Setup of wip/amber:
==> flow/design.v <==
module top(
  input  logic         clk,
  input  logic         rst_n,
  input  logic [31:0]  a, b, c, d, e,  
  output logic [63:0]  y  
);
logic [63:0] mul1_reg, mul2_reg;    
logic [63:0] mul3_reg;             
logic [63:0] sum1_reg;             
logic [63:0] sum2_reg;             
logic [63:0] final_result_reg;    
always_ff @(posedge clk or negedge rst_n) begin
  if (!rst_n) begin
    mul1_reg <= '0;
    mul2_reg <= '0;
  end else begin
    mul1_reg <= a * b;    
    mul2_reg <= c * d;    
  end
end
always_ff @(posedge clk or negedge rst_n) begin
  if (!rst_n) begin
    mul3_reg <= '0;
  end else begin
    mul3_reg <= mul1_reg[31:0] * e;  
  end
end
always_ff @(posedge clk or negedge rst_n) begin
  if (!rst_n) begin
    sum1_reg <= '0;
  end else begin
    sum1_reg <= mul1_reg + mul2_reg;
  end
end
always_ff @(posedge clk or negedge rst_n) begin
  if (!rst_n) begin
    sum2_reg <= '0;
  end else begin
    sum2_reg <= sum1_reg + mul3_reg;
  end
end
always_ff @(posedge clk or negedge rst_n) begin
  if (!rst_n) begin
    final_result_reg <= '0;
  end else begin
    if (|a)  
      final_result_reg <= sum2_reg + sum1_reg;
    else
      final_result_reg <= sum2_reg - mul2_reg;
  end
end
(* IOB="TRUE" *)
always_ff @(posedge clk or negedge rst_n) begin
  if (!rst_n) begin
    y <= '0;
  end else begin
    y <= final_result_reg;
  end
end
endmodule
Settings: LEC_CHECK=0, ABC_AREA=1, CAP_MARGIN=20, CORE_ASPECT_RATIO=0.59, CORE_MARGIN=2, CORE_UTILIZATION=56, CTS_CLUSTER_DIAMETER=123, GPL_ROUTABILITY_DRIVEN=0, GPL_TIMING_DRIVEN=0, HOLD_SLACK_MARGIN=-0.05, MAX_ROUTING_LAYER=met4, PLACE_DENSITY=0.47, SLEW_MARGIN=40, TNS_END_PERCENT=60; clock period 14.9 ns.
run.sh (not shown) runs the stock make flow with config.mk's settings and CLKGATE_MAP_FILE=.
wip/amber completed every stage of the flow, and the final layout passed the timing, DRC and antenna checks.
For wip/xenon, these inputs were changed with respect to wip/amber:
# wip/amber
export LEC_CHECK = 0
export ABC_AREA = 1
export CAP_MARGIN = 20
export CORE_ASPECT_RATIO = 0.59
export CORE_MARGIN = 2
export CORE_UTILIZATION = 56
export CTS_CLUSTER_DIAMETER = 123
export GPL_ROUTABILITY_DRIVEN = 0
export GPL_TIMING_DRIVEN = 0
export HOLD_SLACK_MARGIN = -0.05
export MAX_ROUTING_LAYER = met4
export PLACE_DENSITY = 0.47
export SLEW_MARGIN = 40
export TNS_END_PERCENT = 60
create_clock -name core_clock -period 14.9 [get_ports {clk}]
# wip/xenon
export LEC_CHECK = 0
export CAP_MARGIN = 20
export CORE_MARGIN = 2
export CORE_UTILIZATION = 58
export SETUP_SLACK_MARGIN = 2.07
export SLEW_MARGIN = 20
create_clock -name core_clock -period 8.09 [get_ports {clk}]
Results
- Nothing crashed in wip/xenon and all stages finished; the problem is that the final layout failed, the offending checks being setup timing.
- Changes observed in wip/xenon relative to wip/amber: cell area grew by about 6%; layout overhead on the synthesized area grew by 16 points.
- Against wip/amber as the reference, wip/xenon delivers a lower worst slack at placement.
Inputs modified between wip/xenon and wip/cedar:
# wip/xenon
export LEC_CHECK = 0
export CAP_MARGIN = 20
export CORE_MARGIN = 2
export CORE_UTILIZATION = 58
export SETUP_SLACK_MARGIN = 2.07
export SLEW_MARGIN = 20
create_clock -name core_clock -period 8.09 [get_ports {clk}]
# wip/cedar
export LEC_CHECK = 0
export CAP_MARGIN = 20
export CORE_MARGIN = 2
export CORE_UTILIZATION = 45
export SLEW_MARGIN = 20
create_clock -name core_clock -period 10.2 [get_ports {clk}]
Notes after the runs:
Of wip/xenon and wip/cedar, just one finished clean: wip/cedar. What the final checks of wip/xenon revealed, after a flow that finished every stage, was a layout that fails on setup timing. wip/cedar ends up with a core region area that is about 30% higher than in wip/xenon. Max-slew headroom at the worst pin delta for wip/cedar relative to wip/xenon: 17 points lower. wip/cedar against wip/xenon: smallest setup slack after layout shows an increase of 0.85 ns, die footprint higher, first-iteration DRC count has decreased, sequential share of layout area increased 0.98 points, fraction of the core area covered by cells at the end of the flow went down 22 points.
#### Input delta (wip/garnet over wip/cedar)
# wip/cedar
export LEC_CHECK = 0
export CAP_MARGIN = 20
export CORE_MARGIN = 2
export CORE_UTILIZATION = 45
export SLEW_MARGIN = 20
create_clock -name core_clock -period 10.2 [get_ports {clk}]
# wip/garnet
export LEC_CHECK = 0
export CAP_MARGIN = 20
export CORE_MARGIN = 2
export CORE_UTILIZATION = 72
export PLACE_DENSITY_LB_ADDON = 0.01
export SLEW_MARGIN = 20
create_clock -name core_clock -period 8.52 [get_ports {clk}]
## What came out
- Final checks on wip/garnet, whose flow otherwise completed, came back failing, citing setup timing.
- Compared with wip/cedar, wip/garnet shows via count that has gone up by more than 10%.
- wip/garnet vs. wip/cedar: iteration tally of the first detailed-router pass saw an increase.
- Re flip-flop count: no difference whatsoever between wip/cedar and wip/garnet.
- wip/garnet vs. wip/cedar: weighted congestion at the end of routability-driven global placement went up by about 12%.
- Taking wip/cedar as the reference point, the final number of setup-violating endpoints of wip/garnet rises by 11.
- As of wip/garnet, number of buffers other than clock buffers in the final layout had risen by more than 100% compared to wip/cedar.
diff inputs: wip/garnet => wip/umber
# wip/garnet
export LEC_CHECK = 0
export CAP_MARGIN = 20
export CORE_MARGIN = 2
export CORE_UTILIZATION = 72
export PLACE_DENSITY_LB_ADDON = 0.01
export SLEW_MARGIN = 20
create_clock -name core_clock -period 8.52 [get_ports {clk}]
# wip/umber
export LEC_CHECK = 0
export CAP_MARGIN = 20
export CORE_MARGIN = 2
export CORE_UTILIZATION = 72
export CTS_CLUSTER_DIAMETER = 332
export CTS_CLUSTER_SIZE = 98
export SLEW_MARGIN = 20
create_clock -name core_clock -period 6.3 [get_ports {clk}]
## What came out
wip/umber did not finish: a tool error stopped it during global routing.
Looking only at setup fix buffers added after clock tree synthesis, and setting everything else aside, the higher value of wip/garnet and wip/umber goes to wip/umber.
Relative to wip/garnet, number of gates given a new drive strength after cts has gone up in wip/umber.
Compared wip/umber vs wip/garnet, and number of CTS-inserted buffers is down in wip/umber.
H-tree depth (wip/umber over wip/garnet): decrease, 1
wip/umber -> wip/garnet: die span in x flat
Diff wip/garnet -> wip/umber: synthesized cell count held steady; multiplexer area fraction after synthesis flat; post-place instance area has increased.
Summary of wip/umber over wip/garnet: area fraction in compound gates neither gained nor lost much; number of cells in the yosys synthesis report neither gained nor lost much.
## Diff of input files: wip/harbor against wip/umber
# wip/umber
export LEC_CHECK = 0
export CAP_MARGIN = 20
export CORE_MARGIN = 2
export CORE_UTILIZATION = 72
export CTS_CLUSTER_DIAMETER = 332
export CTS_CLUSTER_SIZE = 98
export SLEW_MARGIN = 20
create_clock -name core_clock -period 6.3 [get_ports {clk}]
# wip/harbor
export LEC_CHECK = 0
export CAP_MARGIN = 20
export CORE_MARGIN = 2
export CORE_UTILIZATION = 45
export SLEW_MARGIN = 20
create_clock -name core_clock -period 11.0 [get_ports {clk}]
--- outcome ---
The flow did not stop early for wip/harbor: all stages ran, and the layout cleared the timing, DRC and antenna checks. Die size: wip/harbor exceeds wip/umber. Compared with wip/umber, wip/harbor shows a lower weighted congestion reported at the end of routability-driven placement. Of wip/umber and wip/harbor, the run reporting the higher H-tree level count was wip/harbor.

---

run A:
// top: RTL as listed in full above, without the edits since
Settings: LEC_CHECK=0, CAP_MARGIN=15, CORE_MARGIN=2, CORE_UTILIZATION=72, SLEW_MARGIN=20; clock period 7.68 ns.
Run A did not make it past global routing, where a tool error ended it.
Inputs modified between run A and run B:
Settings: CORE_UTILIZATION changed from 72 to 20; CAP_MARGIN changed from 15 to 20; the clock period (ns, I/O delays scaled along) changed from 7.68 to 16.2.
Run B reached the end of the flow, and the finished layout is clean on the timing, DRC and antenna checks. The worst slack at placement in run B was higher than what run A gave. On number of core rows: run B sits above run A. Run B vs. run A: post-detailed-placement half-perimeter wirelength has decreased, net count after synthesis about even, die area up 260%, post-place instance area shows a reduction of 4500 um^2. For xor and xnor fraction of the mapped netlist area, run A and run B come out practically identical. Relative to run A, post-CTS resize count has decreased by 1,039 in run B. Looking at die width across run B and run A, the one that comes out higher is run B. Compared to run A, run B has global placement routability congestion about 10% lower. Lower height of the chip among run B and run A: run A.
diff inputs: run B => run C
Settings: a change of CORE_UTILIZATION from 20 to 66; a change of the clock period (ns, I/O delays scaled along) from 16.2 to 8.88.
Findings:
- [compare] base=run B new=run C: data arrival time of the critical path now smaller; met1 usage in global routing saw an increase.
- Clock-buffer cell count: run C vs run B down 8
- Run C vs run B — final worst setup slack dropped 4.61 ns.

---

the baseline:
// top: RTL as listed in full above, without the edits since
make LEC_CHECK=0 CAP_MARGIN=20 CORE_MARGIN=2 CORE_UTILIZATION=72 CTS_CLUSTER_DIAMETER=400 CTS_CLUSTER_SIZE=97 PLACE_DENSITY=0.41 SETUP_SLACK_MARGIN=1.27 SLEW_MARGIN=20 finish   # period 5.69 ns
The baseline | ERROR | global routing
diff inputs: the baseline => the candidate
Settings: a change of CTS_CLUSTER_DIAMETER from 400 to 332; an added TNS_END_PERCENT of 10; a change of CTS_CLUSTER_SIZE from 97 to 98; a change of SETUP_SLACK_MARGIN from 1.27 to 1.86; an added ABC_AREA of 1; a change of the clock period (ns, I/O delays scaled along) from 5.69 to 6.3.
==> results <==
- Lower setup slack after placement goes to the baseline over the candidate.
- In the reports for the baseline and the candidate, the larger post-synthesis share of cell area spent on full adders, half adders and majority gates belongs to the baseline.
- Side by side, synthesized cell count turned out higher in the candidate than in the baseline.
- Delta(basic-gate share of the synthesized area counting and, or, nand and nor cells, the candidate - the baseline) > 0
- Chip area: lower on the baseline
- Against the baseline, the candidate reports a average cell area after synthesis that is lower.
- Of the baseline and the candidate, none finishes clean.
- The candidate against the baseline: tally of unique sky130hd cells used after synthesis went down 41%, area after synthesis went up about 9%, half-perimeter wire length after placement went up about 35%.
